==> flow/design.v <==
module ALU(
    input [31:0] A, B,
    input [2:0] ALUControl,
    output Carry, OverFlow, Zero, Negative,
    output [31:0] Result
);
    wire [31:0] B_inv;
    wire [32:0] Sum_result;
    wire is_sub;
    assign is_sub = (ALUControl == 3'b001);
    assign B_inv = is_sub ? ~B : B;
    assign Sum_result = A + B_inv + is_sub;
    reg [31:0] Result_reg;
    reg Cout_reg, OverFlow_reg;
    always @(*) begin
        Result_reg = 32'h0;
        Cout_reg = 1'b0;
        OverFlow_reg = 1'b0;
        case (ALUControl)
            3'b000: begin  
                Result_reg = Sum_result[31:0];
                Cout_reg = Sum_result[32];
                OverFlow_reg = (A[31] == B[31]) && (Result_reg[31] != A[31]);
            end
            3'b001: begin  
                Result_reg = Sum_result[31:0];
                Cout_reg = Sum_result[32];
                OverFlow_reg = (A[31] != B[31]) && (Result_reg[31] != A[31]);
            end
            3'b010: Result_reg = A & B;    
            3'b011: Result_reg = A | B;    
            3'b100: Result_reg = A ^ B;    
            3'b101: Result_reg = ($signed(A) < $signed(B)) ? 32'b1 : 32'b0;  
            3'b110: Result_reg = A << B[4:0];  
            3'b111: Result_reg = A >> B[4:0];  
            default: Result_reg = 32'h0;
        endcase
    end
    assign Result   = Result_reg;
    assign Zero     = (Result_reg == 32'b0);
    assign Negative = Result_reg[31];
    assign Carry    = Cout_reg;
    assign OverFlow = OverFlow_reg;
endmodule
`timescale 1ns / 1ps
module ALU_ft (
    input              clk,
    input              rst,
    input      [31:0]  A,
    input      [31:0]  B,
    input      [2:0]   ALUControl,
    output reg [31:0]  Result,
    output reg         Zero,
    output reg         Carry,
    output reg         OverFlow,
    output reg         Negative,
    output reg         fault_detected_out
);
    wire [31:0] alu_res;
    wire alu_z, alu_c, alu_v, alu_n;
    ALU u_alu (
        .A(A),
        .B(B),
        .ALUControl(ALUControl),
        .Result(alu_res),
        .Zero(alu_z),
        .Carry(alu_c),
        .OverFlow(alu_v),
        .Negative(alu_n)
    );
    reg [31:0] res_t1;
    reg [31:0] res_t2;
    localparam STAGE1 = 2'b00;
    localparam STAGE2 = 2'b01;
    localparam STAGE3 = 2'b10;
    reg [1:0] state;
    always @(posedge clk or negedge rst) begin
        if (!rst) begin
            state              <= STAGE1;
            fault_detected_out <= 1'b0;
            res_t1             <= 32'b0;
            res_t2             <= 32'b0;
            Result             <= 32'b0;
            Zero               <= 1'b0;
            Carry              <= 1'b0;
            OverFlow           <= 1'b0;
            Negative           <= 1'b0;
        end
        else begin
            case (state)
                STAGE1: begin
                    res_t1 <= alu_res;           
                    fault_detected_out <= 1'b0;
                    state <= STAGE2;
                end
                STAGE2: begin
                    res_t2 <= alu_res;           
                    if (res_t2 == res_t1) begin
                        Result   <= alu_res;
                        Zero     <= alu_z;
                        Carry    <= alu_c;
                        OverFlow <= alu_v;
                        Negative <= alu_n;
                        state    <= STAGE1;
                    end
                    else begin
                        fault_detected_out <= 1'b1;
                        state <= STAGE3;
                    end
                end
                STAGE3: begin
                    Result   <= alu_res;
                    Zero     <= alu_z;
                    Carry    <= alu_c;
                    OverFlow <= alu_v;
                    Negative <= alu_n;
                    state <= STAGE1;
                end
            endcase
        end
    end
endmodule
==> flow/run.sh <==
#!/bin/bash
# the make line also repeats each setting of config.mk as NAME=value (left out here)
make -C /OpenROAD-flow-scripts/flow DESIGN_CONFIG=/design/flow/config.mk WORK_HOME=/design/flow/orfs CLKGATE_MAP_FILE= finish
==> flow/config.mk <==
export PLATFORM = sky130hd
export DESIGN_NAME = ALU_ft
export DESIGN_NICKNAME = ALU_ft
export VERILOG_FILES = /design/flow/design.v
export SDC_FILE = /design/flow/constraint.sdc
export NUM_CORES = 4
export LEC_CHECK = 0
export ABC_AREA = 1
export CAP_MARGIN = 30
export CELL_PAD_IN_SITES_GLOBAL_PLACEMENT = 0
export CORE_ASPECT_RATIO = 0.5
export CORE_MARGIN = 2
export CORE_UTILIZATION = 40
export CTS_CLUSTER_DIAMETER = 257
export CTS_CLUSTER_SIZE = 89
export GPL_TIMING_DRIVEN = 0
export MAX_ROUTING_LAYER = met4
export PLACE_DENSITY = 0.8
export SETUP_SLACK_MARGIN = -0.27
export SLEW_MARGIN = 30
export TNS_END_PERCENT = 5
==> flow/constraint.sdc <==
create_clock -name core_clock -period 3.15 [get_ports {clk}]
set_input_delay 0.6300 -clock core_clock [delete_from_list [all_inputs] [get_ports {clk}]]
set_output_delay 0.6300 -clock core_clock [all_outputs]
set_load 0.01 [all_outputs]
==> ci_impl_report.md, run 1 <==
### Yosys + OpenROAD results

| Metric | Value |
|---|---|
| Status | `complete, but fails checks` |
| SO Viols | `negative setup slack` |
| Setup violators final | `15` |
| Gr usage total | `0.370` |
| Seq pwr | `1.32 mW` |
| Met2 WL | `25400 µm` |
| Clk pwr | `1.17 mW` |
| Die area | `33300 µm²` |
| Crit path cell chain | `dlygate4sd2_1 -> inv_2 -> buf_4 -> nand3_1 -> buf_4 -> o21ai_0 -> a221oi_2 -> nand4_1 -> nand2_2 -> nand3_1 -> nor3_2 -> nand2_1 -> nand2_1` |
| Mean area per synthesized cell | `6.30 µm²` |
| LEAKAGE | `7.68 nW` |
| Slowest CP cell | `nand4_1` |
| Core Area | `31500 µm²` |
| Metal-1 WL | `25200 µm` |
| Share of flip-flops with an asynchronous set or reset | `1.00` |
| Reg area | `2580 µm²` |
| CP delay by family, top | `simple AND/OR/NAND/NOR gates` |
| Cts bufs inserted | `9` |
| Share of power burned in registers | `0.280` |
| Hold Violations, Final | `0` |
| Crit path to | `Zero` |
| # clock sinks | `103` |
| WL final | `61300 µm` |
| Period utilization | `1.08` |
| Die height | `130 µm` |
| Top FF cell, synth | `dfrtp_1` |
| First-pass GRT wire length | `89200 µm` |
| Root Driver | `clkbuf_16` |
| Comb area leader | `simple AND/OR/NAND/NOR gates` |
| Slowest Stage Delay on Critical Path | `0.46 ns` |
| Setup CP Type | `in2reg` |
| Placed cell count | `2557` |
| Final nets | `2355` |
| Peak supply drop | `0.000216 V` |
| CP Max Fanout | `10` |
| Xor/xnor share | `0.0474` |
| Top sig layer | `met4` |
| Die Wd | `256 µm` |
| Int Power | `2.65 mW` |
| Mapped Cells | `2019` |
| Reg2Reg Capture Point | `Result[8]` |
| Largest net degree at the start of global routing | `55` |
| Crit path buf inv count | `4` |
| Post-synth EDFFs | `0` |
| Vias after detailed routing | `15464` |
| PnR worst setup slack | `-0.253 ns` |
| Worst Tran Pin Value | `0.878 ns` |
| Critical Path Start | `ALUControl[2]` |
| Grt total ovfl | `0` |
| Initial antenna violation count | `1` |
| I/O Buffers | `105` |
| Yosys adder share | `0.127` |
| Worst r2r path cells | `10` |
| Worst Skew | `0.0138 ns` |
| Fmax | `294 MHz` |
| Yosys cell types | `53` |
| Antenna viol nets, final | `0` |
| Combinational fraction of design power | `0.472` |
| Combinational power | `2.22 mW` |
| Met3 wire length | `7540 µm` |
| Simple-Gate Fraction of Synth Area | `0.411` |
| RSZ-0062 raised after global routing | `true` |
| Worst Setup End Kind | `flip-flop` |
| Worst EP arrival | `3.71 ns` |
| Top cells by count | `491 x nand2_1, 402 x nand3_1, 200 x inv_1, 149 x nor2_1, 128 x ha_1` |
| Vias in the first global route | `14301` |
| Clock share of power | `0.248` |
| Levels on crit path | `13` |
| Mapped Nets | `2217` |
| I/O pin count | `106` |
| Yosys Chip Area | `12700 µm²` |
| Slew headroom | `0.410` |
| Clock-pin slew on the worst setup and hold paths | `0.08 ns` |
| Clk buf depth | `2` |
| Synth top cell by count | `nand2_1` |
| DP Wirelength | `49200 µm` |
| Seq/Total Area, Yosys | `0.203` |
| Hold buffer count at cts | `0` |
| Syn Std Cell Area | `12700 µm²` |
| Hold Crit Class | `in2async` |
| Synthesis-to-layout area growth | `20.4%` |
| R2R setup slack | `0.68 ns` |
| GP Congestion | `1.16` |
| Row cnt | `46` |
| Multiplexer share | `0.000787` |
| Crit path DRT | `3.46 ns` |
| Power Dens Cells | `308 nW/µm²` |
| Max Cap Viol | `0` |
| Pre-CTS setup slack | `-1.62 ns` |
| Worst reg2reg startpoint | `res_t1[9]` |
| Top Consumer | `combinational logic` |
| H-tree depth | `3` |
| Via density | `5.96` |
| Max Slew Vio Count | `0` |
| Wire per inst | `23.6 µm` |
| Post-layout minimum cycle time | `3.40 ns` |
| Fillers | `3235` |
| TritonCTS clock tree | `done` |
| Net Sw Power | `2.06 mW` |
| Largest type area fraction | `0.201` |
| Seq cells post-synth | `103` |
| DRC | `0` |
| Synth area leader | `dfrtp_1` |
| DR iter-0 viols | `2058` |
| Ys Warns | `2` |
| Aoi share | `0.109` |
| Log Warnings | `92` |
| Clock Latency Late Sink | `0.37 ns` |
| Logic area | `9230 µm²` |
| First-pass iteration count of the detailed router | `7` |
| Floorplan utilization | `0.404` |
| Type of origin of the critical path | `input port` |
| Ys cells | `2019` |
| Sw frac | `0.437` |
| Fin cells | `2595` |
| Top cells by area, synth | `dfrtp_1 20%, nand3_1 16%, nand2_1 14%` |
==> metrics by stage <==
stage	util	TNS, ns	total power, mW	hold slack (ns)	cell area [µm²]
after floorplan	-	0	2.53	0.334	12700
after CTS	0.474	-1.75	4.51	0.220	14900
after global routing	0.486	-3.78	4.92	0.234	15300
final	0.486	-1.28	4.72	0.200	15300
after global placement	0.455	-319.45	3.28	0.440	14300
after detailed placement	0.456	-97.64	3.29	0.456	14300
==> cell type report <==
type                            instances  area share
Multi-Input combinational cell       1606       0.602
Sequential cell                       103       0.168
Timing Repair Buffer                  137      0.0885
Inverter                              220      0.0556
Tap cell                              432      0.0353
Buffer                                 80      0.0292
Clock buffer                            9      0.0147
Clock inverter                          7     0.00572
Antenna cell                            1    0.000163
==> routing by layer <==
layer	vias up	track usage
li1	6963	-
met4	0	0.161
met5	-	-
met1	7257	0.477
met3	220	0.0864
met2	1024	0.559
==> timing repair <==
action | in CTS | in global routing
pin swaps | 11 | 23
setup endpoints to repair | 93 | 19
setup buffers | 12 | 20
gates resized | 62 | 88
gates cloned | 1 | 1
==> inputs of run 2 (changes only) <==
Settings changed: ABC_AREA 1 to unset, CAP_MARGIN 30 to 20, CELL_PAD_IN_SITES_GLOBAL_PLACEMENT 0 to unset, CORE_ASPECT_RATIO 0.5 to unset, CORE_UTILIZATION 40 to 66, CTS_CLUSTER_DIAMETER 257 to 211, CTS_CLUSTER_SIZE 89 to 37, GPL_TIMING_DRIVEN 0 to unset, MAX_ROUTING_LAYER met4 to unset, PLACE_DENSITY 0.8 to unset, SETUP_SLACK_MARGIN -0.27 to unset, SLEW_MARGIN 30 to 20, TNS_END_PERCENT 5 to unset.
Clock period 3.15 ns to 4.87 ns, I/O delays scaled along.
==> ci_impl_report.md, run 2 <==
### Yosys + OpenROAD results

| Metric | Value |
|---|---|
| Status | `complete, but fails checks` |
| SO Viols | `negative setup slack` |
| Synth top cell by count | `nor2_1` |
| R2R setup slack | `1.70 ns (+1.02 ns)` |
| RSZ-0062 raised after global routing | `true` |
| Crit path buf inv count | `2 (-2)` |
| Total negative slack | `-0.193 ns (+1.09 ns)` |
| Largest net degree at the start of global routing | `78 (+42%)` |
| Levels on crit path | `12 (-1)` |
| DR iter-0 viols | `3096 (+50%)` |
| DRC | `0 (unchanged)` |
| Root Driver | `clkbuf_16` |
| Hold Path Depth | `2` |
| Top cells by count | `139 x nor2_1, 128 x a21oi_1, 128 x ha_1, 116 x nand2_1, 102 x dfrtp_1` |
| Antenna viol nets, final | `0 (unchanged)` |
| Initial antenna violation count | `3 (+2)` |
| Total power | `3.48 mW (-26%)` |
| Pre-CTS setup slack | `-0.764 ns (+0.858 ns)` |
| Power Dens Cells | `206 nW/µm² (-33%)` |
| H-tree depth | `3 (unchanged)` |
| Seq cells post-synth | `103 (unchanged)` |
| Post-synth EDFFs | `0 (unchanged)` |
| Ys Warns | `2 (unchanged)` |
| Clk pwr | `752 µW (-36%)` |
| Core Area | `19500 µm² (-38%)` |
| Comb area leader | `AND-OR/OR-AND gates` |
| Seq pwr | `860 µW (-35%)` |
| Grt total ovfl | `0 (unchanged)` |
| Top FF cell, synth | `dfrtp_1` |
| Die area | `21200 µm² (-37%)` |
| Row cnt | `51 (+11%)` |
| Synth area leader | `dfrtp_1` |
| Mean area per synthesized cell | `8.55 µm² (+36%)` |
| Aoi share | `0.226 (+0.117)` |
| Die height | `145 µm (+12%)` |
| Yosys cell types | `89 (+68%)` |
| Placed cell count | `2074 (-19%)` |
| WL final | `62500 µm (+2.0%)` |
| Max Cap Viol | `0 (unchanged)` |
| Slowest Stage Delay on Critical Path | `0.69 ns (+0.23 ns)` |
| Hold Crit Class | `reg2reg` |
| Final nets | `2033 (-14%)` |
| Worst Tran Pin Value | `1.34 ns (+0.461 ns)` |
| Crit path cell chain | `clkdlybuf4s50_1 -> inv_1 -> ha_1 -> nor4_2 -> o211ai_1 -> o211ai_1 -> a31oi_1 -> a211o_4 -> or4_4 -> or4_4 -> nor4b_4 -> a41o_1` |
| Sw frac | `0.424 (-0.0134)` |
| Clock Latency Late Sink | `0.37 ns (about the same)` |
| Wire per inst | `29.7 µm (+26%)` |
| Die Wd | `145 µm (-43%)` |
| Post-layout minimum cycle time | `5.06 ns` |
| Fillers | `1038 (-68%)` |
| Net Sw Power | `1.47 mW (-29%)` |
| Ys cells | `1545 (-23%)` |
| Share of flip-flops with an asynchronous set or reset | `1.00 (unchanged)` |
| Cts bufs inserted | `9 (unchanged)` |
| Multiplexer share | `0.192 (+0.191)` |
| I/O Buffers | `105 (unchanged)` |
| Worst Setup End Kind | `flip-flop` |
| PnR worst setup slack | `-0.193 ns (+0.0601 ns)` |
| Share of power burned in registers | `0.247 (-0.033)` |
| Syn Std Cell Area | `13200 µm² (+3.8%)` |
| Worst r2r path cells | `8 (-2)` |
| Mapped Nets | `1743 (-21%)` |
| LEAKAGE | `7.68 nW (about the same)` |
| GP Congestion | `1.25 (+7.4%)` |
| Clk buf depth | `2 (unchanged)` |
| Slew headroom | `0.0962 (-0.314)` |
| TritonCTS clock tree | `done` |
| Synthesis-to-layout area growth | `28.1%` |
| Critical Path Start | `A[12]` |
| Worst Skew | `0.0141 ns (+0.000322 ns)` |
| Mapped Cells | `1545 (-23%)` |
| Top Consumer | `combinational logic` |
| Post-route cell area | `16900 µm² (+10%)` |
| Worst min-delay path startpoint | `state[1]` |
| Type of origin of the critical path | `input port` |
| Setup violators final | `1 (-14)` |
| Int Power | `2.00 mW (-25%)` |
| Floorplan utilization | `0.676 (+0.272)` |
| Combinational power | `1.87 mW (-16%)` |
| Clock-pin slew on the worst setup and hold paths | `0.08 ns (about the same)` |
| Max Slew Vio Count | `0 (unchanged)` |
| Vias after detailed routing | `16047 (+3.8%)` |
| Fin cells | `2107 (-19%)` |
| Setup CP Type | `in2reg` |
| First-pass iteration count of the detailed router | `9 (+2)` |
| Yosys adder share | `0.123 (-0.00464)` |
| Combinational fraction of design power | `0.537 (+0.065)` |
| Peak supply drop | `0.000199 V (-7.9%)` |
| DP Wirelength | `43800 µm (-11%)` |
| Largest type area fraction | `0.193 (-0.00730)` |
| I/O pin count | `106 (unchanged)` |
| CP Max Fanout | `4 (-6)` |
| Clock share of power | `0.216 (-0.032)` |
| Worst EP arrival | `5.36 ns (+1.65 ns)` |
| Top cells by area, synth | `dfrtp_1 19%, ha_1 12%, mux4_2 9.0%` |
| Crit path to | `Zero` |
| Vias in the first global route | `15200 (+6.3%)` |
| Log Warnings | `95 (+3.3%)` |
| First-pass GRT wire length | `90500 µm (+1.5%)` |
| Hold buffer count at cts | `0 (unchanged)` |
| Period utilization | `1.04 (-0.0408)` |
| Via density | `7.62 (+28%)` |
| Worst reg2reg startpoint | `res_t1[3]` |
| Gr usage total | `0.555 (+0.184)` |
| Reg2Reg Capture Point | `Result[17]` |
| CP delay by family, top | `simple AND/OR/NAND/NOR gates` |
| Hold Violations, Final | `0 (unchanged)` |
| Fmax | `197 MHz` |
| Seq/Total Area, Yosys | `0.195 (-0.00738)` |
| Crit path DRT | `5.17 ns (+1.71 ns)` |
| Simple-Gate Fraction of Synth Area | `0.143 (-0.267)` |
| Placement Cell Area | `16200 µm² (+13%)` |
| # clock sinks | `103 (unchanged)` |
| Xor/xnor share | `0.0564 (+0.00898)` |
| Yosys Chip Area | `13200 µm² (+3.8%)` |
| Worst Hold Endpoint | `state[0]` |
| Slowest CP cell | `clkdlybuf4s50_1` |
==> run 2: area by class of cell <==
class	instances	area (µm²)	area share
clock buffers	10	239	0.0141
repair buffers	390	3310	0.196
clock inverters	6	62.6	0.00370
well taps	265	332	0.0196
multi-input cells	1237	10000	0.593
flip-flops and latches	103	2580	0.153
inverters	94	353	0.0209
diodes	2	5.00	0.000296
==> run 2: timing repair <==
action,in CTS,in global routing
buffers inserted,12,2
cloned,1,0
pin swaps,26,14
hold endpoints to repair,0,0
resized,26,26
setup endpoints to repair,1,1
==> run 2: routing by layer <==
layer | routed length (µm) | track usage | share of wire | up-vias
met5 | 13 | 0 | 0.00021 | -
met2 | 24900 | 0.814 | 0.40 | 1764
met1 | 19700 | 0.656 | 0.32 | 7303
met3 | 10700 | 0.228 | 0.17 | 681
li1 | - | - | - | 6297
met4 | 7130 | 0.404 | 0.11 | 2
==> run 2: stage by stage <==
stage                util  hold WS [ns]
finish              0.866         0.516
global route        0.866         0.521
CTS                 0.858         0.516
detailed placement  0.831         0.468
global placement    0.831         0.455
floorplan               -         0.401
==> inputs of run 3 (changes only) <==
Settings changed: ABC_AREA set to 1, CAP_MARGIN 20 to 15, CORE_UTILIZATION 66 to 72, CTS_CLUSTER_DIAMETER 211 to 298, CTS_CLUSTER_SIZE 37 to 100, PLACE_DENSITY set to 0.37, SETUP_SLACK_MARGIN set to -0.27, SLEW_MARGIN 20 to 30, TNS_END_PERCENT set to 10.
Clock period 4.87 ns to 3.31 ns, I/O delays scaled along.
==> ci_impl_report.md, run 3 <==
### Yosys + OpenROAD results

| Metric | Value |
|---|---|
| Mapped Cells | `2019 (+31%)` |
| Synth top cell by count | `nand2_1` |
| Top cells by area, synth | `dfrtp_1 20%, nand3_1 16%, nand2_1 14%` |
| Simple-Gate Fraction of Synth Area | `0.411 (+0.267)` |
| Aoi share | `0.109 (-0.117)` |
| Root Driver | `clkbuf_16` |
| Share of flip-flops with an asynchronous set or reset | `1.00 (unchanged)` |
| Hold buffer count at cts | `0 (unchanged)` |
| Row cnt | `48 (-5.9%)` |
| Gr usage total | `0.896` |
| Status | `did not finish` |
| Syn Std Cell Area | `12700 µm² (-3.6%)` |
| Largest type area fraction | `0.201 (+0.00730)` |
| Top FF cell, synth | `dfrtp_1` |
| Comb area leader | `simple AND/OR/NAND/NOR gates` |
| Seq/Total Area, Yosys | `0.203 (+0.00738)` |
| Placement Cell Area | `15500 µm² (-4.2%)` |
| Ys cells | `2019 (+31%)` |
| Mapped Nets | `2217 (+27%)` |
| Post-synth EDFFs | `0 (unchanged)` |
| H-tree depth | `3 (unchanged)` |
| Floorplan utilization | `0.736 (+0.0594)` |
| # clock sinks | `103 (unchanged)` |
| I/O pin count | `106 (unchanged)` |
| Ys Warns | `2 (unchanged)` |
| Err | `[ERROR GRT-0116] Global routing finished with congestion. Check the congestion regions in the DRC Viewer.` |
| Grt total ovfl | `552` |
| Mean area per synthesized cell | `6.30 µm² (-26%)` |
| Seq cells post-synth | `103 (unchanged)` |
| GP Congestion | `1.21 (-2.7%)` |
| Multiplexer share | `0.000787 (-0.191)` |
| Pre-CTS setup slack | `-0.635 ns (+0.129 ns)` |
| Synth area leader | `dfrtp_1` |
| Die Wd | `137 µm (-5.9%)` |
| Failing step | `global routing` |
| Die height | `137 µm (-5.9%)` |
| Xor/xnor share | `0.0474 (-0.00898)` |
| Die area | `18700 µm² (-11%)` |
| DP Wirelength | `43700 µm (-0.26%)` |
| I/O Buffers | `105 (unchanged)` |
| Yosys cell types | `53 (-40%)` |
| Core Area | `17300 µm² (-11%)` |
| Cts bufs inserted | `9 (unchanged)` |
| Yosys adder share | `0.127 (+0.00464)` |
| Yosys Chip Area | `12700 µm² (-3.6%)` |
| Top cells by count | `491 x nand2_1, 402 x nand3_1, 200 x inv_1, 149 x nor2_1, 128 x ha_1` |
| Clk buf depth | `2 (unchanged)` |
run 3: metrics by stage:
| step | cells | utilization | hold WS [ns] | setup TNS (ns) |
|---|---|---|---|---|
| 2_1_floorplan | 2019 | - | 0.366 | 0 |
| 3_3_place_gp | 2506 | 0.899 | 0.430 | -15.00 |
| 3_5_place_dp | 2506 | 0.899 | 0.473 | -28.25 |
| 4_1_cts | 2536 | 0.936 | 0.337 | -0.622 |
run 3: what timing repair did:
action / 4_1_cts
buffers inserted: 13
cloned: 1
gates resized: 63
setup endpoints to repair: 17
pin swaps: 20
run 3: layer usage:
metal	overflow	track usage
met2	361	1.05
met4	163	0.935
met1	12	0.858
met3	16	0.772
met5	0	0.583
==> inputs of run 4 (changes only) <==
Settings changed: ABC_AREA 1 to unset, CAP_MARGIN 15 to 30, CORE_UTILIZATION 72 to 63, CTS_CLUSTER_DIAMETER 298 to 348, CTS_CLUSTER_SIZE 100 to unset, PLACE_DENSITY 0.37 to unset, SETUP_SLACK_MARGIN -0.27 to unset, TNS_END_PERCENT 10 to unset.
Clock period 3.31 ns to 4.7 ns, I/O delays scaled along.
==> ci_impl_report.md, run 4 <==
### Yosys + OpenROAD results

| Metric | Value |
|---|---|
| Peak supply drop | `0.000251 V` |
| Post-layout minimum cycle time | `5.25 ns` |
| Seq pwr | `891 µW` |
| Final core utilization | `0.857` |
| Clock-pin slew on the worst setup and hold paths | `0.08 ns` |
| Hold Path Depth | `2` |
| TritonCTS clock tree | `done` |
| Worst Tran Pin Value | `1.24 ns` |
| Share of power burned in registers | `0.238` |
| Via density | `7.74` |
| Mapped Cells | `1545 (-23%)` |
| Hold Crit Class | `reg2reg` |
| WL final | `67500 µm` |
| Worst reg2reg startpoint | `res_t1[3]` |
| Hold buffer count at cts | `0 (unchanged)` |
| Int Power | `2.13 mW` |
| Comb area leader | `AND-OR/OR-AND gates` |
| Worst r2r path cells | `8` |
| Mean area per synthesized cell | `8.55 µm² (+36%)` |
| DP Wirelength | `44400 µm (+1.7%)` |
| Setup violators final | `10` |
| Met3 Track Usage GR | `0.264` |
| Reg2Reg Capture Point | `Result[14]` |
| Fmax | `191 MHz` |
| Crit path top cell by count | `or4_4` |
| Top FF cell, synth | `dfrtp_1` |
| Worst min-delay path startpoint | `state[1]` |
| Root Driver | `clkbuf_16` |
| Row cnt | `52 (+8.3%)` |
| Floorplan utilization | `0.646 (-0.0893)` |
| Max Cap Viol | `0` |
| Fin cells | `2165` |
| Share of flip-flops with an asynchronous set or reset | `1.00 (unchanged)` |
| LEAKAGE | `8.04 nW` |
| Worst Hold Endpoint | `state[0]` |
| Top cells by count | `139 x nor2_1, 128 x a21oi_1, 128 x ha_1, 116 x nand2_1, 102 x dfrtp_1` |
| Clk buf depth | `2 (unchanged)` |
| Combinational fraction of design power | `0.550` |
| Mapped Nets | `1743 (-21%)` |
| Busiest grt layer | `met2` |
| Power Dens Cells | `214 nW/µm²` |
| CP Max Fanout | `12` |
| Vias in the first global route | `15675` |
| Slowest Stage Delay on Critical Path | `0.79 ns` |
| Yosys Chip Area | `13200 µm² (+3.8%)` |
| I/O pin count | `106 (unchanged)` |
| Crit path buf inv count | `3` |
| Die area | `22100 µm² (+18%)` |
| R2R setup slack | `1.32 ns` |
| Setup CP Type | `in2reg` |
| Top cells by area, synth | `dfrtp_1 19%, ha_1 12%, mux4_2 9.0%` |
| Hold WS | `0.514 ns` |
| Type of origin of the critical path | `input port` |
| First-pass GRT wire length | `94400 µm` |
| Critical Path Start | `A[6]` |
| Wire per inst | `31.2 µm` |
| Initial antenna violation count | `6` |
| Total negative slack | `-1.41 ns` |
| Combinational power | `2.06 mW` |
| Worst EP arrival | `5.55 ns` |
| First-pass iteration count of the detailed router | `17` |
| Multiplexer share | `0.192 (+0.191)` |
| Clock Latency Late Sink | `0.37 ns` |
| DR iter-0 viols | `3254` |
| CP delay by family, top | `simple AND/OR/NAND/NOR gates` |
| Clk pwr | `794 µW` |
| Period utilization | `1.12` |
| Final nets | `2083` |
| Antenna viol nets, final | `0` |
| Xor/xnor share | `0.0564 (+0.00898)` |
| PnR worst setup slack | `-0.547 ns` |
| Worst Setup End Kind | `flip-flop` |
| Seq/Total Area, Yosys | `0.195 (-0.00738)` |
| Status | `complete, but fails checks` |
| Worst Skew | `0.0226 ns` |
| Simple-Gate Fraction of Synth Area | `0.143 (-0.267)` |
| Syn Std Cell Area | `13200 µm² (+3.8%)` |
| Log Warnings | `97` |
| Top Consumer | `combinational logic` |
| Ys cells | `1545 (-23%)` |
| Met1 usage | `0.675` |
| Cts bufs inserted | `9 (unchanged)` |
| Yosys cell types | `89 (+68%)` |
| Ys Warns | `2 (unchanged)` |
| Largest type area fraction | `0.193 (-0.00730)` |
| SO Viols | `negative setup slack` |
| I/O Buffers | `105 (unchanged)` |
| Pre-CTS setup slack | `-0.731 ns (-0.0962 ns)` |
| Core Area | `20400 µm² (+18%)` |
| Aoi share | `0.226 (+0.117)` |
| Synth area leader | `dfrtp_1` |
| Synth top cell by count | `nor2_1` |
| Hold Violations, Final | `0` |
| Levels on crit path | `13` |
| GP Congestion | `1.25 (+3.3%)` |
| RSZ-0062 raised after global routing | `true` |
| Crit path DRT | `5.00 ns` |
| Met2 usage | `0.801` |
| Grt total ovfl | `0` |
| Crit path cell chain | `clkdlybuf4s50_1 -> buf_4 -> inv_1 -> ha_1 -> nor3_1 -> a21oi_2 -> o211ai_1 -> a31oi_1 -> a211o_4 -> or4_4 -> or4_4 -> nor4b_4 -> a41o_4` |
| Placed cell count | `2133 (-15%)` |
| Die Wd | `149 µm (+8.6%)` |
| Slew headroom | `0.165` |
| Largest net degree at the start of global routing | `85` |
| Net Sw Power | `1.61 mW` |
| Clock share of power | `0.212` |
| Gr usage total | `0.572` |
| H-tree depth | `3 (unchanged)` |
| Post-synth EDFFs | `0 (unchanged)` |
| Sw frac | `0.431` |
| Max Slew Vio Count | `0` |
| Seq cells post-synth | `103 (unchanged)` |
| Vias after detailed routing | `16757` |
| Synthesis-to-layout area growth | `32.7%` |
| Die height | `149 µm (+8.6%)` |
| Yosys adder share | `0.123 (-0.00464)` |
| # clock sinks | `103 (unchanged)` |
| Slowest CP cell | `clkdlybuf4s50_1` |
| Crit path to | `Zero` |
| DRC | `0` |
-- run 4: per-layer routing --
| metal | up-vias | wire length [µm] |
|---|---|---|
| met5 | - | 13 |
| met4 | 2 | 8350 |
| met3 | 787 | 12000 |
| met2 | 2022 | 25900 |
| met1 | 7558 | 21200 |
| li1 | 6388 | - |
-- run 4: stage by stage --
step	instance area [µm²]	power [mW]
detailed placement	16700	2.66
finish	17500	3.74
CTS	17200	3.46
global placement	16700	2.61
floorplan	13300	1.82
global route	17500	3.80
-- run 4: layout make-up --
type                            count  area, µm²
Antenna cell                        5       12.5
Clock buffer                        9        225
Clock inverter                      7       70.1
Fill cell                        1094       2920
Inverter                           94        355
Multi-Input combinational cell   1237      10200
Sequential cell                   103       2580
Tap cell                          270        338
Timing Repair Buffer              440       3720
-- run 4: what timing repair did --
item / in CTS / in global routing
pin swaps: 22 / 54
endpoints found under the setup margin: 11 / 5
gates cloned: 2 / 0
resized: 26 / 82
buffers inserted: 5 / 7
==> inputs of run 5 (changes only) <==
Settings changed: ABC_AREA set to 1, CELL_PAD_IN_SITES_DETAIL_PLACEMENT set to 1, CELL_PAD_IN_SITES_GLOBAL_PLACEMENT set to 2, CORE_MARGIN 2 to 4, CORE_UTILIZATION 63 to 55, CTS_CLUSTER_DIAMETER 348 to 126, CTS_CLUSTER_SIZE set to 62, GPL_ROUTABILITY_DRIVEN set to 0, GPL_TIMING_DRIVEN set to 0, HOLD_SLACK_MARGIN set to 0.18, MAX_ROUTING_LAYER set to met5, MIN_ROUTING_LAYER set to met2, PLACE_DENSITY_LB_ADDON set to 0.15.
Clock period 4.7 ns to 3.14 ns, I/O delays scaled along.
==> ci_impl_report.md, run 5 <==
### Yosys + OpenROAD results

| Metric | Value |
|---|---|
| Seq/Total Area, Yosys | `0.203 (+0.00738)` |
| Post-synth EDFFs | `0 (unchanged)` |
| Top cells by count | `491 x nand2_1, 402 x nand3_1, 200 x inv_1, 149 x nor2_1, 128 x ha_1` |
| Mapped Cells | `2019 (+31%)` |
| Die height | `160 µm (+7.6%)` |
| Seq cells post-synth | `103 (unchanged)` |
| Mean area per synthesized cell | `6.30 µm² (-26%)` |
| Synth top cell by count | `nand2_1` |
| Synth area leader | `dfrtp_1` |
| Comb area leader | `simple AND/OR/NAND/NOR gates` |
| Aoi share | `0.109 (-0.117)` |
| Syn Std Cell Area | `12700 µm² (-3.6%)` |
| Die area | `25600 µm² (+16%)` |
| Failing step | `global placement without I/O` |
| Ys Warns | `2 (unchanged)` |
| Ys cells | `2019 (+31%)` |
| Floorplan utilization | `0.560 (-0.0860)` |
| Multiplexer share | `0.000787 (-0.191)` |
| Share of flip-flops with an asynchronous set or reset | `1.00 (unchanged)` |
| Largest type area fraction | `0.201 (+0.00730)` |
| Top cells by area, synth | `dfrtp_1 20%, nand3_1 16%, nand2_1 14%` |
| Row cnt | `55 (+5.8%)` |
| Simple-Gate Fraction of Synth Area | `0.411 (+0.267)` |
| Xor/xnor share | `0.0474 (-0.00898)` |
| Core Area | `22700 µm² (+11%)` |
| Top FF cell, synth | `dfrtp_1` |
| Yosys Chip Area | `12700 µm² (-3.6%)` |
| Status | `did not finish` |
| Mapped Nets | `2217 (+27%)` |
| Yosys cell types | `53 (-40%)` |
| Yosys adder share | `0.127 (+0.00464)` |
| Die Wd | `160 µm (+7.6%)` |
| Err | `[ERROR FLW-0024] Place density exceeds 1.0 (current PLACE_DENSITY_LB_ADDON =  0.15). Please check if the value of  PLACE_DENSITY_LB_ADDON is between 0 and 0.99.` |
==> inputs of run 6 (changes only) <==
Settings changed: ABC_AREA 1 to unset, CAP_MARGIN 30 to 40, CELL_PAD_IN_SITES_DETAIL_PLACEMENT 1 to 2, CORE_MARGIN 4 to 2, CORE_UTILIZATION 55 to 40, CTS_CLUSTER_DIAMETER 126 to unset, CTS_CLUSTER_SIZE 62 to unset, HOLD_SLACK_MARGIN 0.18 to 0.25, MAX_ROUTING_LAYER met5 to unset, PLACE_DENSITY_LB_ADDON 0.15 to unset, SETUP_SLACK_MARGIN set to 1.63, TNS_END_PERCENT set to 25.
Clock period 3.14 ns to 6.0 ns, I/O delays scaled along.
==> ci_impl_report.md, run 6 <==
### Yosys + OpenROAD results

| Metric | Value |
|---|---|
| Simple-Gate Fraction of Synth Area | `0.143 (-0.267)` |
| H-tree depth | `3` |
| Seq cells post-synth | `103 (unchanged)` |
| Placed cell count | `2096` |
| Die area | `34500 µm² (+35%)` |
| Post-synth EDFFs | `0 (unchanged)` |
| Ys cells | `1545 (-23%)` |
| Cts bufs inserted | `9` |
| DP Wirelength | `58000 µm` |
| Synth top cell by count | `nor2_1` |
| Multiplexer share | `0.192 (+0.191)` |
| Placement Cell Area | `15100 µm²` |
| Yosys cell types | `89 (+68%)` |
| Hold buffer count at cts | `0` |
| Mapped Nets | `1743 (-21%)` |
| Comb area leader | `AND-OR/OR-AND gates` |
| Xor/xnor share | `0.0564 (+0.00898)` |
| Pre-CTS setup slack | `-2.20 ns` |
| Aoi share | `0.226 (+0.117)` |
| Floorplan utilization | `0.406 (-0.154)` |
| Top cells by area, synth | `dfrtp_1 19%, ha_1 12%, mux4_2 9.0%` |
| Yosys adder share | `0.123 (-0.00464)` |
| Ys Warns | `2 (unchanged)` |
| I/O Buffers | `104` |
| # clock sinks | `103` |
| Gr usage total | `0.863` |
| Row cnt | `66 (+20%)` |
| Syn Std Cell Area | `13200 µm² (+3.8%)` |
| Synth area leader | `dfrtp_1` |
| Core Area | `32500 µm² (+43%)` |
| Largest type area fraction | `0.193 (-0.00730)` |
| Die height | `186 µm (+16%)` |
| Status | `did not finish` |
| Die Wd | `186 µm (+16%)` |
| Failing step | `global routing` |
| Clk buf depth | `2` |
| Root Driver | `clkbuf_16` |
| Share of flip-flops with an asynchronous set or reset | `1.00 (unchanged)` |
| Top cells by count | `139 x nor2_1, 128 x a21oi_1, 128 x ha_1, 116 x nand2_1, 102 x dfrtp_1` |
| Mean area per synthesized cell | `8.55 µm² (+36%)` |
| Seq/Total Area, Yosys | `0.195 (-0.00738)` |
| Top FF cell, synth | `dfrtp_1` |
| Err | `[ERROR GRT-0116] Global routing finished with congestion. Check the congestion regions in the DRC Viewer.` |
| Yosys Chip Area | `13200 µm² (+3.8%)` |
| I/O pin count | `106` |
| Mapped Cells | `1545 (-23%)` |
| Grt total ovfl | `270` |
run 6: through the flow:
stage,util,setup TNS (ns)
after floorplan,-,0
after global placement,0.461,-72.06
after detailed placement,0.464,-67.60
after CTS,0.516,0
run 6: layer usage:
metal / global-route usage / GRT overflow
met1: - / -
met5: 0.745 / 38
met2: 0.891 / 28
met4: 0.705 / 37
met3: 0.939 / 167
run 6: repair_timing:
action                     in CTS
setup buffers                  59
cloned                          2
resized                       265
setup endpoints to repair      99
pin swaps                      45
==> inputs of run 7 (changes only) <==
Settings changed: CAP_MARGIN 40 to 30, CELL_PAD_IN_SITES_DETAIL_PLACEMENT 2 to unset, CELL_PAD_IN_SITES_GLOBAL_PLACEMENT 2 to unset, CORE_UTILIZATION 40 to 65, GPL_ROUTABILITY_DRIVEN 0 to unset, GPL_TIMING_DRIVEN 0 to unset, HOLD_SLACK_MARGIN 0.25 to unset, MIN_ROUTING_LAYER met2 to unset, SETUP_SLACK_MARGIN 1.63 to -0.34, TNS_END_PERCENT 25 to unset.
Clock period 6.0 ns to 4.46 ns, I/O delays scaled along.
==> ci_impl_report.md, run 7 <==
### Yosys + OpenROAD results

| Metric | Value |
|---|---|
| Core Area | `20100 µm² (-38%)` |
| Gr usage total | `0.562` |
| Worst Hold Endpoint | `Result[0]` |
| Floorplan utilization | `0.657 (+0.251)` |
| Slowest CP cell | `a221oi_2` |
| Cts bufs inserted | `9 (unchanged)` |
| CP delay by family, top | `simple AND/OR/NAND/NOR gates` |
| First-pass iteration count of the detailed router | `11` |
| DRC | `0` |
| Largest type area fraction | `0.193 (unchanged)` |
| Multiplexer share | `0.192 (unchanged)` |
| Status | `complete, but fails checks` |
| Ys Warns | `2 (unchanged)` |
| Yosys cell types | `89 (unchanged)` |
| Vias in the first global route | `15477` |
| Share of power burned in registers | `0.240` |
| Type of origin of the critical path | `input port` |
| H-tree depth | `3 (unchanged)` |
| Period utilization | `1.09` |
| Worst reg2reg startpoint | `res_t1[3]` |
| Max Slew Vio Count | `2` |
| First-pass GRT wire length | `91600 µm` |
| Combinational power | `2.13 mW` |
| Vias after detailed routing | `15997` |
| Top FF cell, synth | `dfrtp_1` |
| Worst Setup End Kind | `flip-flop` |
| Yosys adder share | `0.123 (unchanged)` |
| Clk pwr | `831 µW` |
| Ys cells | `1545 (unchanged)` |
| Crit path to | `Zero` |
| Critical Path Start | `ALUControl[2]` |
| Post-route cell area | `17400 µm²` |
| Net Sw Power | `1.64 mW` |
| Seq/Total Area, Yosys | `0.195 (unchanged)` |
| Crit path buf inv count | `6` |
| CP Max Fanout | `6` |
| Hold Violations, Final | `0` |
| Synthesis-to-layout area growth | `32.0%` |
| Aoi share | `0.226 (unchanged)` |
| Placed cell count | `2145 (+2.3%)` |
| Clock-pin slew on the worst setup and hold paths | `0.08 ns` |
| Final nets | `2103` |
| Largest net degree at the start of global routing | `70` |
| I/O Buffers | `105 (+0.96%)` |
| Pre-CTS setup slack | `-1.00 ns (+1.20 ns)` |
| PnR worst setup slack | `-0.420 ns` |
| Worst Tran Pin Value | `1.81 ns` |
| Int Power | `2.26 mW` |
| Via density | `7.34` |
| Comb area leader | `AND-OR/OR-AND gates` |
| Total negative slack | `-0.947 ns` |
| Top Consumer | `combinational logic` |
| Top cells by count | `139 x nor2_1, 128 x a21oi_1, 128 x ha_1, 116 x nand2_1, 102 x dfrtp_1` |
| Power Dens Cells | `224 nW/µm²` |
| Share of flip-flops with an asynchronous set or reset | `1.00 (unchanged)` |
| Clk buf depth | `2 (unchanged)` |
| Synth top cell by count | `nor2_1` |
| I/O pin count | `106 (unchanged)` |
| Sw frac | `0.421` |
| Crit path cell chain | `buf_6 -> or2_4 -> nor2_4 -> buf_12 -> buf_4 -> xnor2_1 -> ha_1 -> buf_4 -> nor2b_2 -> o31a_1 -> buf_4 -> o211a_1 -> or2_2 -> xor2_1 -> a221oi_2 -> buf_4 -> nand2_1 -> nor4_2 -> nand4_2 -> nor4b_4 -> a41o_1` |
| Die area | `21500 µm² (-38%)` |
| Clock Latency Late Sink | `0.37 ns` |
| Crit path DRT | `4.75 ns` |
| Mapped Cells | `1545 (unchanged)` |
| Peak supply drop | `0.000217 V` |
| Total power | `3.90 mW` |
| Top cells by area, synth | `dfrtp_1 19%, ha_1 12%, mux4_2 9.0%` |
| Hold Path Depth | `1` |
| DR iter-0 viols | `3367` |
| Die Wd | `147 µm (-21%)` |
| Crit path top cell by count | `buf_4` |
| DP Wirelength | `44400 µm (-24%)` |
| Levels on crit path | `21` |
| Worst Skew | `0.0174 ns` |
| Fin cells | `2180` |
| Max Cap Viol | `1` |
| Xor/xnor share | `0.0564 (unchanged)` |
| Worst min-delay path startpoint | `Result[0]` |
| Simple-Gate Fraction of Synth Area | `0.143 (unchanged)` |
| Reg2Reg Capture Point | `Result[11]` |
| RSZ-0062 raised after global routing | `true` |
| Synth area leader | `dfrtp_1` |
| WL final | `62800 µm` |
| Combinational fraction of design power | `0.547` |
| Slowest Stage Delay on Critical Path | `0.40 ns` |
| Row cnt | `52 (-21%)` |
| Fillers | `1086` |
| TritonCTS clock tree | `done` |
| Die height | `147 µm (-21%)` |
| Syn Std Cell Area | `13200 µm² (unchanged)` |
| Fmax | `205 MHz` |
| Log Warnings | `96` |
| SO Viols | `max-capacitance violations, max-slew violations, negative setup slack` |
| Placement Cell Area | `16700 µm² (+11%)` |
| Hold Crit Class | `reg2reg` |
| LEAKAGE | `8.02 nW` |
| Seq pwr | `939 µW` |
| Slew headroom | `-0.219` |
| Hold buffer count at cts | `0 (unchanged)` |
| Mean area per synthesized cell | `8.55 µm² (unchanged)` |
| Yosys Chip Area | `13200 µm² (unchanged)` |
| Grt total ovfl | `0` |
| Setup violators final | `10` |
| Root Driver | `clkbuf_16` |
| Worst r2r path cells | `9` |
| Setup CP Type | `in2reg` |
| Clock share of power | `0.213` |
| Antenna viol nets, final | `0` |
| # diodes | `0` |
| Initial antenna violation count | `4` |
| Worst EP arrival | `5.17 ns` |
| Post-layout minimum cycle time | `4.88 ns` |
| Seq cells post-synth | `103 (unchanged)` |
| # clock sinks | `103 (unchanged)` |
| Mapped Nets | `1743 (unchanged)` |
| GP Congestion | `1.21` |
| Wire per inst | `28.8 µm` |
| Post-synth EDFFs | `0 (unchanged)` |
| R2R setup slack | `1.12 ns` |
==> run 7: final cells by class <==
type | count | area [µm²] | area share
Clock buffer | 10 | 239 | 0.0137
Inverter | 94 | 353 | 0.0202
Tap cell | 270 | 338 | 0.0194
Timing Repair Buffer | 460 | 3800 | 0.218
Sequential cell | 103 | 2580 | 0.148
Multi-Input combinational cell | 1237 | 10100 | 0.577
Clock inverter | 6 | 55.1 | 0.00316
==> run 7: routing by layer <==
metal / share of wire / global-route usage / up-vias
li1: - / - / 6434
met1: 0.33 / 0.687 / 7215
met2: 0.39 / 0.801 / 1750
met3: 0.18 / 0.244 / 590
met4: 0.10 / 0.382 / 8
met5: 0.0016 / 0 / -
==> run 7: repair_timing <==
item | CTS | global route
cloned | 1 | 0
endpoints found under the setup margin | 1 | 1
pin swaps | 28 | 39
resized | 29 | 35
setup buffers | 9 | 17
==> run 7: metrics by stage <==
step,hold WS [ns],util
after floorplan,0.401,-
after global placement,0.453,0.832
after detailed placement,0.487,0.832
after CTS,0.491,0.856
after global routing,0.519,0.867
final,0.509,0.867
==> inputs of run 8 (changes only) <==
Settings changed: ABC_AREA set to 0, CELL_PAD_IN_SITES_DETAIL_PLACEMENT set to 2, CELL_PAD_IN_SITES_GLOBAL_PLACEMENT set to 3, CORE_ASPECT_RATIO set to 1.12, CORE_UTILIZATION 65 to 67, CTS_CLUSTER_DIAMETER set to 172, GPL_ROUTABILITY_DRIVEN set to 1, PLACE_DENSITY_LB_ADDON set to 0.1, SETUP_SLACK_MARGIN -0.34 to unset, SLEW_MARGIN 30 to 35, TNS_END_PERCENT set to 75.
Clock period 4.46 ns to 7.55 ns, I/O delays scaled along.
==> ci_impl_report.md, run 8 <==
### Yosys + OpenROAD results

| Metric | Value |
|---|---|
| Multiplexer share | `0.192 (unchanged)` |
| Floorplan utilization | `0.681 (+0.0242)` |
| Failing step | `global placement without I/O` |
| Die Wd | `137 µm (-6.7%)` |
| Err | `[ERROR FLW-0024] Place density exceeds 1.0 (current PLACE_DENSITY_LB_ADDON =  0.1). Please check if the value of  PLACE_DENSITY_LB_ADDON is between 0 and 0.99.` |
| Comb area leader | `AND-OR/OR-AND gates` |
| Ys Warns | `2 (unchanged)` |
| Top cells by area, synth | `dfrtp_1 19%, ha_1 12%, mux4_2 9.0%` |
| Yosys adder share | `0.123 (unchanged)` |
| Share of flip-flops with an asynchronous set or reset | `1.00 (unchanged)` |
| Mapped Cells | `1545 (unchanged)` |
| Post-synth EDFFs | `0 (unchanged)` |
| Top FF cell, synth | `dfrtp_1` |
| Aoi share | `0.226 (unchanged)` |
| Yosys cell types | `89 (unchanged)` |
| Top cells by count | `139 x nor2_1, 128 x a21oi_1, 128 x ha_1, 116 x nand2_1, 102 x dfrtp_1` |
| Seq cells post-synth | `103 (unchanged)` |
| Mean area per synthesized cell | `8.55 µm² (unchanged)` |
| Simple-Gate Fraction of Synth Area | `0.143 (unchanged)` |
| Synth top cell by count | `nor2_1` |
| Row cnt | `54 (+3.8%)` |
| Ys cells | `1545 (unchanged)` |
| Die height | `153 µm (+4.1%)` |
| Core Area | `19400 µm² (-3.5%)` |
| Seq/Total Area, Yosys | `0.195 (unchanged)` |
| Xor/xnor share | `0.0564 (unchanged)` |
| Syn Std Cell Area | `13200 µm² (unchanged)` |
| Mapped Nets | `1743 (unchanged)` |
| Yosys Chip Area | `13200 µm² (unchanged)` |
| Largest type area fraction | `0.193 (unchanged)` |
| Die area | `20800 µm² (-2.9%)` |
| Synth area leader | `dfrtp_1` |
| Status | `did not finish` |
==> inputs of run 9 (changes only) <==
Settings changed: ABC_AREA 0 to unset, CELL_PAD_IN_SITES_DETAIL_PLACEMENT 2 to unset, CELL_PAD_IN_SITES_GLOBAL_PLACEMENT 3 to unset, CORE_ASPECT_RATIO 1.12 to unset, CORE_UTILIZATION 67 to 72, CTS_CLUSTER_DIAMETER 172 to 213, CTS_CLUSTER_SIZE set to 33, GPL_ROUTABILITY_DRIVEN 1 to unset, PLACE_DENSITY_LB_ADDON 0.1 to 0.27, SLEW_MARGIN 35 to 30, TNS_END_PERCENT 75 to 5.
Clock period 7.55 ns to 4.85 ns, I/O delays scaled along.
==> ci_impl_report.md, run 9 <==
### Yosys + OpenROAD results

| Metric | Value |
|---|---|
| Aoi share | `0.226 (unchanged)` |
| Floorplan utilization | `0.735 (+0.0541)` |
| Mapped Nets | `1743 (unchanged)` |
| I/O pin count | `106` |
| Seq/Total Area, Yosys | `0.195 (unchanged)` |
| Mapped Cells | `1545 (unchanged)` |
| Top cells by area, synth | `dfrtp_1 19%, ha_1 12%, mux4_2 9.0%` |
| Largest type area fraction | `0.193 (unchanged)` |
| Die Wd | `139 µm (+2.0%)` |
| Hold buffer count at cts | `0` |
| I/O Buffers | `105` |
| Ys Warns | `2 (unchanged)` |
| Top cells by count | `139 x nor2_1, 128 x a21oi_1, 128 x ha_1, 116 x nand2_1, 102 x dfrtp_1` |
| Core Area | `18000 µm² (-7.4%)` |
| # clock sinks | `103` |
| Syn Std Cell Area | `13200 µm² (unchanged)` |
| Synth area leader | `dfrtp_1` |
| Ys cells | `1545 (unchanged)` |
| Yosys adder share | `0.123 (unchanged)` |
| Failing step | `global routing` |
| Grt total ovfl | `306` |
| Root Driver | `clkbuf_16` |
| Yosys Chip Area | `13200 µm² (unchanged)` |
| Cts bufs inserted | `9` |
| Clk buf depth | `2` |
| H-tree depth | `3` |
| DP Wirelength | `42700 µm` |
| Multiplexer share | `0.192 (unchanged)` |
| Gr usage total | `0.856` |
| Synth top cell by count | `nor2_1` |
| GP Congestion | `1.45` |
| Comb area leader | `AND-OR/OR-AND gates` |
| Xor/xnor share | `0.0564 (unchanged)` |
| Share of flip-flops with an asynchronous set or reset | `1.00 (unchanged)` |
| Err | `[ERROR GRT-0116] Global routing finished with congestion. Check the congestion regions in the DRC Viewer.` |
| Yosys cell types | `89 (unchanged)` |
| Simple-Gate Fraction of Synth Area | `0.143 (unchanged)` |
| Pre-CTS setup slack | `-0.691 ns` |
| Row cnt | `49 (-9.3%)` |
| Die area | `19400 µm² (-6.8%)` |
| Post-synth EDFFs | `0 (unchanged)` |
| Status | `did not finish` |
| Die height | `139 µm (-8.6%)` |
| Mean area per synthesized cell | `8.55 µm² (unchanged)` |
| Seq cells post-synth | `103 (unchanged)` |
| Top FF cell, synth | `dfrtp_1` |
run 9: timing repair:
action,in CTS
setup buffers,11
gates cloned,1
gates resized,60
pin swaps,48
endpoints found under the setup margin,6
run 9: metal layers:
metal | track usage | overflow
met1 | 0.856 | 10
met2 | 0.987 | 170
met3 | 0.738 | 16
met4 | 0.851 | 106
met5 | 0.449 | 4
run 9: through the flow:
step	std cells	total power [mW]	instance area, µm²	hold WS (ns)
4_1_cts	2062	3.33	16800	0.514
3_5_place_dp	2034	2.51	16200	0.479
3_3_place_gp	2034	2.42	16200	0.453
2_1_floorplan	1545	1.76	13300	0.401
==> inputs of run 10 (changes only) <==
Settings changed: CELL_PAD_IN_SITES_GLOBAL_PLACEMENT set to 0, CORE_UTILIZATION 72 to 65, CTS_CLUSTER_DIAMETER 213 to 211, CTS_CLUSTER_SIZE 33 to 41, MAX_ROUTING_LAYER set to met5, PLACE_DENSITY set to 0.62, PLACE_DENSITY_LB_ADDON 0.27 to unset, TNS_END_PERCENT 5 to unset.
Clock period 4.85 ns to 4.96 ns, I/O delays scaled along.
==> ci_impl_report.md, run 10 <==
### Yosys + OpenROAD results

| Metric | Value |
|---|---|
| Hold Crit Class | `reg2reg` |
| RSZ-0062 raised after global routing | `true` |
| Synth top cell by count | `nor2_1` |
| Antenna viol nets, final | `0` |
| Clock-pin slew on the worst setup and hold paths | `0.08 ns` |
| Worst reg2reg startpoint | `res_t1[3]` |
| Status | `complete, but fails checks` |
| Row cnt | `52 (+6.1%)` |
| Yosys cell types | `89 (unchanged)` |
| Initial antenna violation count | `3` |
| Worst Skew | `0.0123 ns` |
| Seq pwr | `843 µW` |
| H-tree depth | `3 (unchanged)` |
| CP Max Fanout | `9` |
| Clk pwr | `724 µW` |
| Setup CP Type | `in2reg` |
| Pre-CTS setup slack | `-0.494 ns (+0.197 ns)` |
| Top cells by count | `139 x nor2_1, 128 x a21oi_1, 128 x ha_1, 116 x nand2_1, 102 x dfrtp_1` |
| Sw frac | `0.418` |
| Final core utilization | `0.849` |
| Post-synth EDFFs | `0 (unchanged)` |
| WL final | `59600 µm` |
| Synth area leader | `dfrtp_1` |
| TritonCTS clock tree | `done` |
| Slew headroom | `0.323` |
| Hold buffer count at cts | `0 (unchanged)` |
| Largest net degree at the start of global routing | `76` |
| # clock sinks | `103 (unchanged)` |
| Comb area leader | `AND-OR/OR-AND gates` |
| Yosys Chip Area | `13200 µm² (unchanged)` |
| Simple-Gate Fraction of Synth Area | `0.143 (unchanged)` |
| Max Slew Vio Count | `0` |
| DR iter-0 viols | `2746` |
| Fmax | `196 MHz` |
| Worst r2r path cells | `8` |
| Die Wd | `147 µm (+5.1%)` |
| Via density | `7.40` |
| Worst Tran Pin Value | `1.02 ns` |
| Post-layout minimum cycle time | `5.10 ns` |
| Worst Hold Endpoint | `state[0]` |
| Type of origin of the critical path | `input port` |
| Vias in the first global route | `14663` |
| Top FF cell, synth | `dfrtp_1` |
| Period utilization | `1.03` |
| Share of flip-flops with an asynchronous set or reset | `1.00 (unchanged)` |
| Slowest Stage Delay on Critical Path | `0.75 ns` |
| Share of power burned in registers | `0.249` |
| Clock share of power | `0.214` |
| # diodes | `0` |
| Mapped Cells | `1545 (unchanged)` |
| First-pass GRT wire length | `85600 µm` |
| Peak supply drop | `0.000188 V` |
| Total negative slack | `-0.143 ns` |
| Max Cap Viol | `0` |
| Power Dens Cells | `199 nW/µm²` |
| CP delay by family, top | `simple AND/OR/NAND/NOR gates` |
| Synthesis-to-layout area growth | `29.2%` |
| Yosys adder share | `0.123 (unchanged)` |
| Combinational power | `1.82 mW` |
| Top cells by area, synth | `dfrtp_1 19%, ha_1 12%, mux4_2 9.0%` |
| Largest type area fraction | `0.193 (unchanged)` |
| Cts bufs inserted | `9 (unchanged)` |
| I/O pin count | `106 (unchanged)` |
| Vias after detailed routing | `15559` |
| Fin cells | `2103` |
| Aoi share | `0.226 (unchanged)` |
| Mapped Nets | `1743 (unchanged)` |
| Hold Violations, Final | `0` |
| Crit path to | `Zero` |
| SO Viols | `negative setup slack` |
| PnR worst setup slack | `-0.143 ns` |
| Crit path DRT | `5.26 ns` |
| GP Congestion | `1.21 (-16%)` |
| Xor/xnor share | `0.0564 (unchanged)` |
| Placed cell count | `2066 (+1.6%)` |
| Seq/Total Area, Yosys | `0.195 (unchanged)` |
| R2R setup slack | `1.89 ns` |
| Net Sw Power | `1.42 mW` |
| Syn Std Cell Area | `13200 µm² (unchanged)` |
| DRC | `0` |
| Wire per inst | `28.3 µm` |
| Slowest CP cell | `clkdlybuf4s50_1` |
| Worst min-delay path startpoint | `state[1]` |
| Crit path buf inv count | `2` |
| Final nets | `2026` |
| Top Consumer | `combinational logic` |
| Log Warnings | `96` |
| Critical Path Start | `A[12]` |
| Crit path cell chain | `clkdlybuf4s50_1 -> buf_4 -> mux4_2 -> mux2i_1 -> nor2_1 -> a211o_1 -> a221oi_1 -> o221a_2 -> or4b_1 -> nor4_2 -> nand4_2 -> nor4b_4 -> a41o_1` |
| Die area | `21500 µm² (+10%)` |
| Gr usage total | `0.521` |
| I/O Buffers | `105 (unchanged)` |
| Seq cells post-synth | `103 (unchanged)` |
| Clk buf depth | `2 (unchanged)` |
| Hold Path Depth | `2` |
| Setup violators final | `1` |
| Worst Setup End Kind | `flip-flop` |
| Root Driver | `clkbuf_16` |
| Core Area | `20100 µm² (+12%)` |
| Floorplan utilization | `0.657 (-0.0783)` |
| Grt total ovfl | `0` |
| Int Power | `1.97 mW` |
| Multiplexer share | `0.192 (unchanged)` |
| DP Wirelength | `42900 µm (+0.28%)` |
| LEAKAGE | `7.68 nW` |
| Levels on crit path | `13` |
| Worst EP arrival | `5.40 ns` |
| First-pass iteration count of the detailed router | `12` |
| Clock Latency Late Sink | `0.36 ns` |
| Die height | `147 µm (+5.1%)` |
| Ys cells | `1545 (unchanged)` |
| Combinational fraction of design power | `0.538` |
| Ys Warns | `2 (unchanged)` |
| Mean area per synthesized cell | `8.55 µm² (unchanged)` |
| Reg2Reg Capture Point | `Result[18]` |
==> run 10: routing by layer <==
metal  global-route usage  vias up  routed length, µm
met2                0.759     1622              24400
met1                0.658     7187              20300
met3                0.184      470               9360
li1                     -     6274                  -
met5                    0        -                 58
met4                0.333        6               5530
==> run 10: cell type report <==
type,count,area (µm²)
Fill cell,1096,3040
Inverter,94,353
Clock buffer,9,225
Clock inverter,7,72.6
Timing Repair Buffer,383,3310
Sequential cell,103,2580
Multi-Input combinational cell,1237,10200
Tap cell,270,338
==> run 10: stage by stage <==
| stage | hold slack, ns | instance area (µm²) | total power, mW |
|---|---|---|---|
| detailed placement | 0.487 | 16200 | 2.44 |
| finish | 0.508 | 17100 | 3.39 |
| CTS | 0.504 | 16700 | 3.18 |
| global route | 0.524 | 17100 | 3.46 |
| floorplan | 0.401 | 13300 | 1.72 |
| global placement | 0.456 | 16200 | 2.40 |
==> run 10: repair_timing <==
| item | in CTS | in global routing |
|---|---|---|
| setup endpoints to repair | 1 | 1 |
| gates cloned | 3 | 0 |
| gates resized | 19 | 55 |
| setup buffers | 9 | 9 |
| pin swaps | 22 | 46 |
==> inputs of run 11 (changes only) <==
Settings changed: CELL_PAD_IN_SITES_GLOBAL_PLACEMENT 0 to unset, CORE_UTILIZATION 65 to 62, CTS_CLUSTER_DIAMETER 211 to 276, CTS_CLUSTER_SIZE 41 to 95, MAX_ROUTING_LAYER met5 to unset, PLACE_DENSITY 0.62 to 0.36.
Clock period 4.96 ns to 4.73 ns, I/O delays scaled along.
==> ci_impl_report.md, run 11 <==
### Yosys + OpenROAD results

| Metric | Value |
|---|---|
| Fin cells | `2175 (+3.4%)` |
| Synth area leader | `dfrtp_1` |
| Period utilization | `1.11 (+0.0789)` |
| Type of origin of the critical path | `input port` |
| Clk pwr | `868 µW (+20%)` |
| Top Consumer | `combinational logic` |
| Critical Path Start | `B[19]` |
| Crit path buf inv count | `4 (+2)` |
| Crit path cell chain | `clkdlybuf4s50_1 -> inv_1 -> buf_4 -> xnor2_1 -> ha_1 -> buf_4 -> a21oi_1 -> o21a_1 -> a2bb2oi_1 -> a21oi_1 -> o41ai_1 -> o21ba_2 -> a211oi_1 -> or4_4 -> nor4b_4 -> a41o_1` |
| Ys Warns | `2 (unchanged)` |
| Grt total ovfl | `0 (unchanged)` |
| I/O Buffers | `105 (unchanged)` |
| Clock share of power | `0.232 (+0.018)` |
| I/O pin count | `106 (unchanged)` |
| Clk buf depth | `2 (unchanged)` |
| Setup violators final | `8 (+7)` |
| Worst EP arrival | `5.51 ns (+0.11 ns)` |
| Combinational fraction of design power | `0.531 (-0.007)` |
| Int Power | `2.20 mW (+11%)` |
| Wire per inst | `29.7 µm (+4.9%)` |
| Seq pwr | `885 µW (+5.0%)` |
| Crit path DRT | `5.00 ns (-0.26 ns)` |
| Worst reg2reg startpoint | `res_t1[3]` |
| DP Wirelength | `44900 µm (+4.7%)` |
| R2R setup slack | `1.23 ns (-0.66 ns)` |
| Via density | `7.39 (about the same)` |
| Syn Std Cell Area | `13200 µm² (unchanged)` |
| First-pass iteration count of the detailed router | `17 (+5)` |
| Aoi share | `0.226 (unchanged)` |
| Post-layout minimum cycle time | `5.24 ns` |
| Yosys cell types | `89 (unchanged)` |
| RSZ-0062 raised after global routing | `true` |
| Final nets | `2091 (+3.2%)` |
| PnR worst setup slack | `-0.510 ns (-0.367 ns)` |
| Net Sw Power | `1.53 mW (+8.2%)` |
| CP Max Fanout | `4 (-5)` |
| Slowest Stage Delay on Critical Path | `0.65 ns (-0.10 ns)` |
| Antenna viol nets, final | `0 (unchanged)` |
| Mapped Cells | `1545 (unchanged)` |
| First-pass GRT wire length | `91500 µm (+6.9%)` |
| Post-synth EDFFs | `0 (unchanged)` |
| Share of flip-flops with an asynchronous set or reset | `1.00 (unchanged)` |
| Peak supply drop | `0.000215 V (+14%)` |
| Yosys adder share | `0.123 (unchanged)` |
| CP delay by family, top | `AND-OR/OR-AND gates` |
| Floorplan utilization | `0.630 (-0.0267)` |
| Largest type area fraction | `0.193 (unchanged)` |
| Placed cell count | `2137 (+3.4%)` |
| Setup CP Type | `in2reg` |
| Reg2Reg Capture Point | `Result[14]` |
| Simple-Gate Fraction of Synth Area | `0.143 (unchanged)` |
| Seq cells post-synth | `103 (unchanged)` |
| Vias in the first global route | `15188 (+3.6%)` |
| Seq/Total Area, Yosys | `0.195 (unchanged)` |
| Clock-pin slew on the worst setup and hold paths | `0.08 ns (about the same)` |
| H-tree depth | `3 (unchanged)` |
| Max Slew Vio Count | `0 (unchanged)` |
| WL final | `64600 µm (+8.5%)` |
| # clock sinks | `103 (unchanged)` |
| Sw frac | `0.410 (-0.00719)` |
| Levels on crit path | `16 (+3)` |
| TritonCTS clock tree | `done` |
| Fillers | `1245 (+14%)` |
| Status | `complete, but fails checks` |
| Combinational power | `1.98 mW (+9%)` |
| Hold buffer count at cts | `0 (unchanged)` |
| Row cnt | `53 (+1.9%)` |
| Multiplexer share | `0.192 (unchanged)` |
| Mean area per synthesized cell | `8.55 µm² (unchanged)` |
| Root Driver | `clkbuf_16` |
| Clock Latency Late Sink | `0.38 ns (+0.02 ns)` |
| Worst Setup End Kind | `flip-flop` |
| Max Cap Viol | `0 (unchanged)` |
| Worst Skew | `0.0195 ns (+0.00721 ns)` |
| Gr usage total | `0.548 (+0.0269)` |
| Yosys Chip Area | `13200 µm² (unchanged)` |
| Top cells by area, synth | `dfrtp_1 19%, ha_1 12%, mux4_2 9.0%` |
| Xor/xnor share | `0.0564 (unchanged)` |
| Final core utilization | `0.832 (-0.0167)` |
| Worst r2r path cells | `8 (unchanged)` |
| Log Warnings | `97 (+1.0%)` |
| Vias after detailed routing | `16080 (+3.3%)` |
| Top cells by count | `139 x nor2_1, 128 x a21oi_1, 128 x ha_1, 116 x nand2_1, 102 x dfrtp_1` |
| Fmax | `191 MHz` |
| Die area | `22500 µm² (+4.7%)` |
| DR iter-0 viols | `3107 (+13%)` |
| Power Dens Cells | `214 nW/µm² (+7.8%)` |
| Core Area | `21000 µm² (+4.2%)` |
| Die Wd | `150 µm (+2.3%)` |
| Initial antenna violation count | `4 (+1)` |
| Die height | `150 µm (+2.3%)` |
| Slowest CP cell | `clkdlybuf4s50_1` |
| Slew headroom | `0.383 (+0.0605)` |
| Mapped Nets | `1743 (unchanged)` |
| GP Congestion | `1.19 (-1.8%)` |
| Hold Violations, Final | `0 (unchanged)` |
| Comb area leader | `AND-OR/OR-AND gates` |
| DRC | `0 (unchanged)` |
| LEAKAGE | `7.96 nW (+3.7%)` |
| Largest net degree at the start of global routing | `71 (-6.6%)` |
| Worst Tran Pin Value | `0.917 ns (-0.0992 ns)` |
| Synth top cell by count | `nor2_1` |
| Top FF cell, synth | `dfrtp_1` |
| Synthesis-to-layout area growth | `32.0%` |
| Ys cells | `1545 (unchanged)` |
| Cts bufs inserted | `9 (unchanged)` |
| Crit path to | `Zero` |
| Share of power burned in registers | `0.237 (-0.012)` |
| Hold Crit Class | `in2async` |
| SO Viols | `negative setup slack` |
==> run 11: area by class of cell <==
type	instances	area, µm²	area share
multi-input combinational	1237	10100	0.579
timing repair buffer	448	3730	0.214
sequential	103	2580	0.148
inverter	94	353	0.0202
tap	275	344	0.0197
clock buffer	10	229	0.0131
clock inverter	6	92.6	0.00531
antenna	2	5.00	0.000287
==> run 11: repair_timing <==
action,in CTS,in global routing
gates cloned,1,0
resized,37,27
pin swaps,28,27
buffers inserted,12,8
setup endpoints to repair,5,1
==> run 11: per-stage QoR <==
step	setup WS, ns	hold WS [ns]	area [µm²]	power, mW	setup TNS, ns
floorplan	-0.649	0.401	13300	1.81	-0.649
CTS	-0.0881	0.500	17200	3.52	-0.0881
finish	-0.510	0.501	17400	3.73	-1.16
global placement	-0.696	0.454	16600	2.60	-2.68
global route	-0.477	0.519	17400	3.80	-0.749
detailed placement	-0.797	0.483	16600	2.63	-4.64
==> run 11: routing by layer <==
layer | vias to the layer above | part of all wire | track usage
li1 | 6389 | - | -
met1 | 7403 | 0.33 | 0.676
met2 | 1706 | 0.40 | 0.795
met3 | 574 | 0.16 | 0.202
met4 | 8 | 0.11 | 0.371
met5 | - | 0.0027 | 0
Power is estimated from default activity; no workload was simulated.
